==> run K <==
## top
module top (
    input clk,                   
    input mode,                  
    input song,                  
    input plus,                  
    input minus,                 
    input rst,                   
    input set,                   
    input refer,                 
    input player1,               
    input player2,               
    output reg [8:0] rope,       
    output reg [1:0] sel,        
    output reg [1:0] ledr,       
    output reg [1:0] ledg,       
    output reg [1:0] ledb,       
    output reg [3:0] ledop,      
    output reg [7:0] segdata1,   
    output reg [7:0] segdata0,   
    output reg [7:0] seg,        
    output reg [7:0] sel8,       
    output reg ledplayer1,       
    output reg ledplayer2,       
    output reg buzzer,           
    output reg round_indicator_1, 
    output reg round_indicator_2 
);
make LEC_CHECK=0 CAP_MARGIN=0 CORE_ASPECT_RATIO=1.63 CORE_MARGIN=8 CORE_UTILIZATION=32 CTS_CLUSTER_SIZE=58 GPL_TIMING_DRIVEN=0 HOLD_SLACK_MARGIN=0.03 MIN_ROUTING_LAYER=met1 SETUP_SLACK_MARGIN=-0.52 SLEW_MARGIN=20 finish   # period 5.72 ns
run.sh (not shown) runs the stock make flow with config.mk's settings and CLKGATE_MAP_FILE=.
==> inputs of run G, as changes to run K <==
==> flow/config.mk (replaced) <==
export PLATFORM = sky130hd
export DESIGN_NAME = top
export DESIGN_NICKNAME = top
export VERILOG_FILES = /design/flow/design.v
export SDC_FILE = /design/flow/constraint.sdc
export NUM_CORES = 4
export LEC_CHECK = 0
export CAP_MARGIN = 20
export CORE_MARGIN = 2
export CORE_UTILIZATION = 70
export CTS_CLUSTER_DIAMETER = 357
export HOLD_SLACK_MARGIN = -0.04
export PLACE_DENSITY = 0.6
export SLEW_MARGIN = 20
==> flow/constraint.sdc (replaced) <==
create_clock -name core_clock -period 4.33 [get_ports {clk}]
set_input_delay 0.8660 -clock core_clock [delete_from_list [all_inputs] [get_ports {clk}]]
set_output_delay 0.8660 -clock core_clock [all_outputs]
set_load 0.01 [all_outputs]
==> inputs of run H, as changes to run K <==
==> flow/config.mk (replaced) <==
export PLATFORM = sky130hd
export DESIGN_NAME = top
export DESIGN_NICKNAME = top
export VERILOG_FILES = /design/flow/design.v
export SDC_FILE = /design/flow/constraint.sdc
export NUM_CORES = 4
export LEC_CHECK = 0
export ABC_AREA = 1
export CAP_MARGIN = 20
export CORE_MARGIN = 2
export CORE_UTILIZATION = 72
export CTS_CLUSTER_DIAMETER = 133
export PLACE_DENSITY_LB_ADDON = 0.01
export SETUP_SLACK_MARGIN = 1.24
export SLEW_MARGIN = 20
==> flow/constraint.sdc (replaced) <==
create_clock -name core_clock -period 4.33 [get_ports {clk}]
set_input_delay 0.8660 -clock core_clock [delete_from_list [all_inputs] [get_ports {clk}]]
set_output_delay 0.8660 -clock core_clock [all_outputs]
set_load 0.01 [all_outputs]
==> run summary <==
Main metrics from the flow reports.

The number of instances resized during post-cts repair is 254. The gate-level netlist out of Yosys references 81 unique cell types. The synthesized netlist occupies a cell area of 48000 µm². Progress stopped at global routing. The number of instances in the placed design is 6869. The horizontal die size is 262 µm. The area share of the largest cell type after synthesis is 20.5%. The synthesized netlist handed to floorplanning was reported with a cell count of 5655.

The synthesized netlist devotes 9.80% of its cell area to adder and majority cells. The run stopped with a tool error. The number of CTS-inserted buffers is 84. The register share after synthesis is 45.5%.

The yosys cell count came out at 5655. The post-synthesis chip area from yosys came out at 48000 µm².
(the above is from run H)
==> run summary <==
Here are the numbers from the latest Yosys + OpenROAD run.

The horizontal die size is 264 µm. The number of instances in the synthesized netlist is 4893. The synthesized netlist devotes 10.0% of its cell area to adder and majority cells. After layout, the worst setup slack is -0.876 ns. The number of failing setup endpoints in the final timing report came out at 16. The run did not pass the layout checks because of setup timing. The flow ran to the end, but the layout failed its checks. The register share after synthesis is 46.1%. In this run, CTS created clock tree buffers numbering 87.
(the above is from run G)
==> run summary <==
Here are the numbers from the latest Yosys + OpenROAD run.

The run finished, with violations left. Across all setup checks in the final design, the least slack found is -0.189 ns. From left edge to right edge, the die measures 317 µm. The register share after synthesis is 46.1%. The synthesized-area fraction occupied by adder cells is 10.0%.

The area share of the largest cell type after synthesis is 20.8%. The number of cells reported by Yosys stat comes to 4893. The number of instances in the synthesized netlist came out at 4893. Endpoints with negative setup slack in the final report add up to 1.

The tally of unique sky130hd cells used after synthesis came out at 92. The synthesized netlist has a Yosys-reported chip area of 47400 µm². The mapped netlist covers 47400 µm². The number of CTS-inserted buffers is 89. The layout checks failed on setup timing.
(the above is from run K)

========
==> try-willow: inputs <==
top again, from the RTL that the note above started with.
Settings: LEC_CHECK=0, CAP_MARGIN=30, CELL_PAD_IN_SITES_DETAIL_PLACEMENT=0, CORE_MARGIN=4, CORE_UTILIZATION=70, GPL_ROUTABILITY_DRIVEN=1, MAX_ROUTING_LAYER=met4, SLEW_MARGIN=20, TNS_END_PERCENT=80; clock period 4.51 ns.
==> inputs of try-fjord, as changes to try-willow <==
==> flow/config.mk (replaced) <==
export PLATFORM = sky130hd
export DESIGN_NAME = top
export DESIGN_NICKNAME = top
export VERILOG_FILES = /design/flow/design.v
export SDC_FILE = /design/flow/constraint.sdc
export NUM_CORES = 4
export LEC_CHECK = 0
export CAP_MARGIN = 20
export CORE_MARGIN = 2
export CORE_UTILIZATION = 40
export PLACE_DENSITY = 0.6
export SETUP_SLACK_MARGIN = -0.66
export SLEW_MARGIN = 20
==> flow/constraint.sdc (replaced) <==
create_clock -name core_clock -period 7.79 [get_ports {clk}]
set_input_delay 1.5580 -clock core_clock [delete_from_list [all_inputs] [get_ports {clk}]]
set_output_delay 1.5580 -clock core_clock [all_outputs]
set_load 0.01 [all_outputs]
==> results <==
Between try-willow and try-fjord, the lower power is in try-fjord (gap about 70%, measured against try-fjord).
In synthesized area, try-willow and try-fjord do not differ.
In try-willow the register-to-register slack is lower than in try-fjord, by 2.2 ns.
Between try-fjord and try-willow, the lower clock-buffer cell count is in try-willow (gap 3).
Sequential share of layout area: try-fjord is higher than try-willow (0.73 points).
Sequential power: try-fjord is smaller than try-willow (about 40%).
Against try-willow, the core utilization of try-fjord is lower by 36 points.
Of try-fjord and try-willow, try-fjord has the higher hold slack (gap 0.036 ns).
try-fjord completed without violations. try-willow completed, yet does not pass: negative setup slack.
Of try-fjord and try-willow, try-willow has the higher via count (gap about 6.5%, measured against try-willow).
Against try-willow, the non-clock buffer count of try-fjord is lower by 220.
In try-fjord the first-iteration DRC count is lower than in try-willow, by about 20%.
==> figures <==
| quantity | try-fjord | try-willow |
|---|---|---|
| Outcome | timing/DRC/antenna clean | failed layout checks |
| Reasons for failing layout checks | - | negative setup slack |
| Sequential group share of total power | 0.443 | 0.455 |
| Number of buffer and inverter stages on the critical path | 4 | 6 |
| Headroom to the max-slew limit | 0.287 | 0.367 |
| Number of antenna violations at the first check in global routing | 0 | 1 |
| Switching share of power | 0.327 | 0.331 |
| Number of global-route vias before repair | 34200 | 37100 |
| Number of instances in the placed design | 6532 | 6058 |
| Final worst hold slack | 0.364 ns | 0.328 ns |
| Met2 layer wire length in the routed design | 47.4 mm | 53.0 mm |
| Number of iterations in the first detailed-routing pass | 5 | 9 |
| Post-layout worst setup margin | 1.51 ns | -0.709 ns |
| CP arrival | 6.86 ns | 5.78 ns |
| Fraction of power consumed by the clock network | 0.320 | 0.293 |
| Routed Wire Length | 104 mm | 109 mm |
| Comb gate area | 24500 um2 | 24900 um2 |
| Total CTS buffers | 94 | 86 |
| Share of the core filled by cells before placement | 0.402 | 0.706 |
| Clock buffer count | 122 | 119 |
| Comb pwr | 0.00356 W | 0.00637 W |
| Fraction of met1 tracks used by global routing | 0.242 | 0.406 |
| Power per cell area | 279 nW/um2 | 462 nW/um2 |
| Weighted congestion at the end of routability-driven global placement | 0.840 | 0.945 |

========
==> amber: inputs <==
Starting RTL as in the previous note.
clock: 4.51 ns
lec_check: 0
cap_margin: 30
cell_pad_in_sites_detail_placement: 0
core_margin: 2
core_utilization: 72
cts_cluster_diameter: 156
gpl_routability_driven: 1
max_routing_layer: met4
slew_margin: 20
tns_end_percent: 80
==> maple: changes against amber <==
CAP_MARGIN = 20   (was 30)
CELL_PAD_IN_SITES_DETAIL_PLACEMENT = default   (was 0)
CORE_UTILIZATION = 40   (was 72)
CTS_CLUSTER_DIAMETER = default   (was 156)
GPL_ROUTABILITY_DRIVEN = default   (was 1)
MAX_ROUTING_LAYER = default   (was met4)
PLACE_DENSITY = 0.6   (was default)
TNS_END_PERCENT = default   (was 80)
==> flow/constraint.sdc (replaced) <==
create_clock -name core_clock -period 5.01 [get_ports {clk}]
set_input_delay 1.0020 -clock core_clock [delete_from_list [all_inputs] [get_ports {clk}]]
set_output_delay 1.0020 -clock core_clock [all_outputs]
set_load 0.01 [all_outputs]
==> pepper: changes against amber <==
CELL_PAD_IN_SITES_DETAIL_PLACEMENT = 1   (was 0)
CORE_MARGIN = 4   (was 2)
CORE_UTILIZATION = 16   (was 72)
CTS_CLUSTER_DIAMETER = default   (was 156)
GPL_TIMING_DRIVEN = 0   (was default)
SLEW_MARGIN = 0   (was 20)
==> flow/constraint.sdc (replaced) <==
create_clock -name core_clock -period 6.83 [get_ports {clk}]
set_input_delay 1.3660 -clock core_clock [delete_from_list [all_inputs] [get_ports {clk}]]
set_output_delay 1.3660 -clock core_clock [all_outputs]
set_load 0.01 [all_outputs]
==> zinc: changes against amber <==
ABC_AREA = 1   (was default)
CAP_MARGIN = 20   (was 30)
CELL_PAD_IN_SITES_DETAIL_PLACEMENT = default   (was 0)
CTS_CLUSTER_DIAMETER = default   (was 156)
CTS_CLUSTER_SIZE = 36   (was default)
GPL_ROUTABILITY_DRIVEN = default   (was 1)
HOLD_SLACK_MARGIN = 0.3   (was default)
MAX_ROUTING_LAYER = default   (was met4)
SETUP_SLACK_MARGIN = 0.8   (was default)
TNS_END_PERCENT = default   (was 80)
==> flow/constraint.sdc (replaced) <==
create_clock -name core_clock -period 4.43 [get_ports {clk}]
set_input_delay 0.8860 -clock core_clock [delete_from_list [all_inputs] [get_ports {clk}]]
set_output_delay 0.8860 -clock core_clock [all_outputs]
set_load 0.01 [all_outputs]
==> notes <==
pepper ran to the end with no violations. amber finished but fails on setup timing. zinc finished with setup timing left. maple ran to the end with violations: setup timing. Register-to-register slack, lowest first: amber, zinc, maple, pepper. The lowest setup slack belongs to amber, the highest to pepper. Worst hold slack: zinc > pepper > maple > amber. First-iteration DRC count, lowest first: pepper, maple, amber, zinc. Of amber and zinc, zinc has the higher critical path depth (gap 9). In zinc the sequential power is lower than in amber, by about 27%. Utilization, highest first: zinc, amber, maple, pepper. Total power, highest first: amber, maple, zinc, pepper. Synthesized cell count is the same in pepper and maple. In zinc the area after synthesis is larger than in amber, by about 1.3%.

========
==> inputs of 04-07 <==
Starting RTL as in the previous note.
Settings: LEC_CHECK=0, CAP_MARGIN=20, CELL_PAD_IN_SITES_DETAIL_PLACEMENT=1, CORE_MARGIN=2, CORE_UTILIZATION=40, CTS_CLUSTER_DIAMETER=231, GPL_ROUTABILITY_DRIVEN=0, PLACE_DENSITY=0.6, SLEW_MARGIN=20; clock period 10.0 ns.
==> 02-26: changes against 04-07 <==
==> flow/config.mk (replaced) <==
export PLATFORM = sky130hd
export DESIGN_NAME = top
export DESIGN_NICKNAME = top
export VERILOG_FILES = /design/flow/design.v
export SDC_FILE = /design/flow/constraint.sdc
export NUM_CORES = 4
export LEC_CHECK = 0
export CAP_MARGIN = 20
export CORE_MARGIN = 2
export CORE_UTILIZATION = 40
export PLACE_DENSITY = 0.6
export SLEW_MARGIN = 20
==> flow/constraint.sdc (replaced) <==
create_clock -name core_clock -period 7.79 [get_ports {clk}]
set_input_delay 1.5580 -clock core_clock [delete_from_list [all_inputs] [get_ports {clk}]]
set_output_delay 1.5580 -clock core_clock [all_outputs]
set_load 0.01 [all_outputs]
==> 03-17: changes against 04-07 <==
==> flow/config.mk (replaced) <==
export PLATFORM = sky130hd
export DESIGN_NAME = top
export DESIGN_NICKNAME = top
export VERILOG_FILES = /design/flow/design.v
export SDC_FILE = /design/flow/constraint.sdc
export NUM_CORES = 4
export LEC_CHECK = 0
export CAP_MARGIN = 20
export CORE_MARGIN = 2
export CORE_UTILIZATION = 72
export CTS_CLUSTER_SIZE = 35
export HOLD_SLACK_MARGIN = 0.3
export PLACE_DENSITY = 0.7
export SETUP_SLACK_MARGIN = 1.7
export SLEW_MARGIN = 20
==> flow/constraint.sdc (replaced) <==
create_clock -name core_clock -period 6.49 [get_ports {clk}]
set_input_delay 1.2980 -clock core_clock [delete_from_list [all_inputs] [get_ports {clk}]]
set_output_delay 1.2980 -clock core_clock [all_outputs]
set_load 0.01 [all_outputs]
==> results <==
quantity	02-26	04-07	03-17
Result of the run	complete, no violations	complete, no violations	complete, no violations
Number of tap cells inserted	1536	1536	864
Combined area of the multi-input logic cells	0.0245 sq mm	0.0245 sq mm	0.0249 sq mm
Setup slack after placement	1.57 ns	2.34 ns	0.468 ns
Worst hold slack across all endpoints	0.364 ns	0.363 ns	0.350 ns
Floorplan row count	126	126	94
Seq pwr share	44.3%	44.2%	45.8%
Final instance count without filler cells	6708	6715	6095
Worst path bufs/invs	4	3	8
Number of filler instances in the final layout	11100	13300	4058
Post-route core utilization	45.6%	45.5%	81.5%
Power density of the placed cells	279 mW/mm^2	220 mW/mm^2	327 mW/mm^2
Routed wire length on met2	47400 microns	58600 microns	53500 microns
Power of the clock network	4.80 mW	3.69 mW	5.14 mW
Number of buffers created by CTS	94	99	86
Detailed router's first-iteration violation count	2587	2102	3121
Routed via count	35200	36800	37300
Routed len/inst	15.5 microns	17.8 microns	17.8 microns
Number of antenna repair diodes	0	0	2
Switching power as a share of total power	32.7%	33.9%	33.4%
Global Route met3 Usage	2.41%	2.57%	4.20%
Met1 capacity usage during global routing	24.2%	25.3%	41.2%
Crit path DRT	8.37 ns	10.58 ns	7.04 ns
Combinational fraction of the cell area	45.6%	45.6%	46.6%
Switching power summed over all nets	4.90 mW	4.00 mW	5.84 mW

========
==> try-yarrow: inputs <==
Starting RTL as in the previous note.
==> flow/design.v (excerpt) <==
module top (
    input clk,                   
    input mode,                  
    input song,                  
    input plus,                  
    input minus,                 
    input rst,                   
    input set,                   
    input refer,                 
    input player1,               
    input player2,               
    output reg [8:0] rope,       
    output reg [1:0] sel,        
    output reg [1:0] ledr,       
    output reg [1:0] ledg,       
    output reg [1:0] ledb,       
    output reg [3:0] ledop,      
    output reg [7:0] segdata1,   
    output reg [7:0] segdata0,   
    output reg [7:0] seg,        
    output reg [7:0] sel8,       
    output reg ledplayer1,       
    output reg ledplayer2,       
    output reg buzzer,           
    output reg round_indicator_1, 
    output reg round_indicator_2 
);
clock: 6.83 ns
lec_check: 0
abc_area: 1
cap_margin: 35
cell_pad_in_sites_detail_placement: 1
core_aspect_ratio: 0.52
core_margin: 4
core_utilization: 16
cts_cluster_size: 24
gpl_routability_driven: 1
gpl_timing_driven: 1
max_routing_layer: met4
slew_margin: 0
tns_end_percent: 55
==> try-ember (differences from try-yarrow) <==
- ABC_AREA: 1 -> default
- CAP_MARGIN: 35 -> 20
- CELL_PAD_IN_SITES_DETAIL_PLACEMENT: 1 -> default
- CORE_ASPECT_RATIO: 0.52 -> default
- CORE_MARGIN: 4 -> 2
- CORE_UTILIZATION: 16 -> 58
- CTS_CLUSTER_SIZE: 24 -> default
- GPL_ROUTABILITY_DRIVEN: 1 -> default
- GPL_TIMING_DRIVEN: 1 -> default
- MAX_ROUTING_LAYER: met4 -> default
- SLEW_MARGIN: 0 -> 20
- TNS_END_PERCENT: 55 -> default
==> flow/constraint.sdc (replaced) <==
create_clock -name core_clock -period 5.43 [get_ports {clk}]
set_input_delay 1.0860 -clock core_clock [delete_from_list [all_inputs] [get_ports {clk}]]
set_output_delay 1.0860 -clock core_clock [all_outputs]
set_load 0.01 [all_outputs]
==> notes <==
In try-yarrow the critical path depth is higher than in try-ember, by 14.
In try-ember the via count is smaller than in try-yarrow, by 11%.
Synthesized area: try-ember is smaller than try-yarrow (1.3%).
Worst hold slack: try-ember is worse than try-yarrow (0.0041 ns).
Power figures rest on the tool's default switching activity, not on a simulated workload.
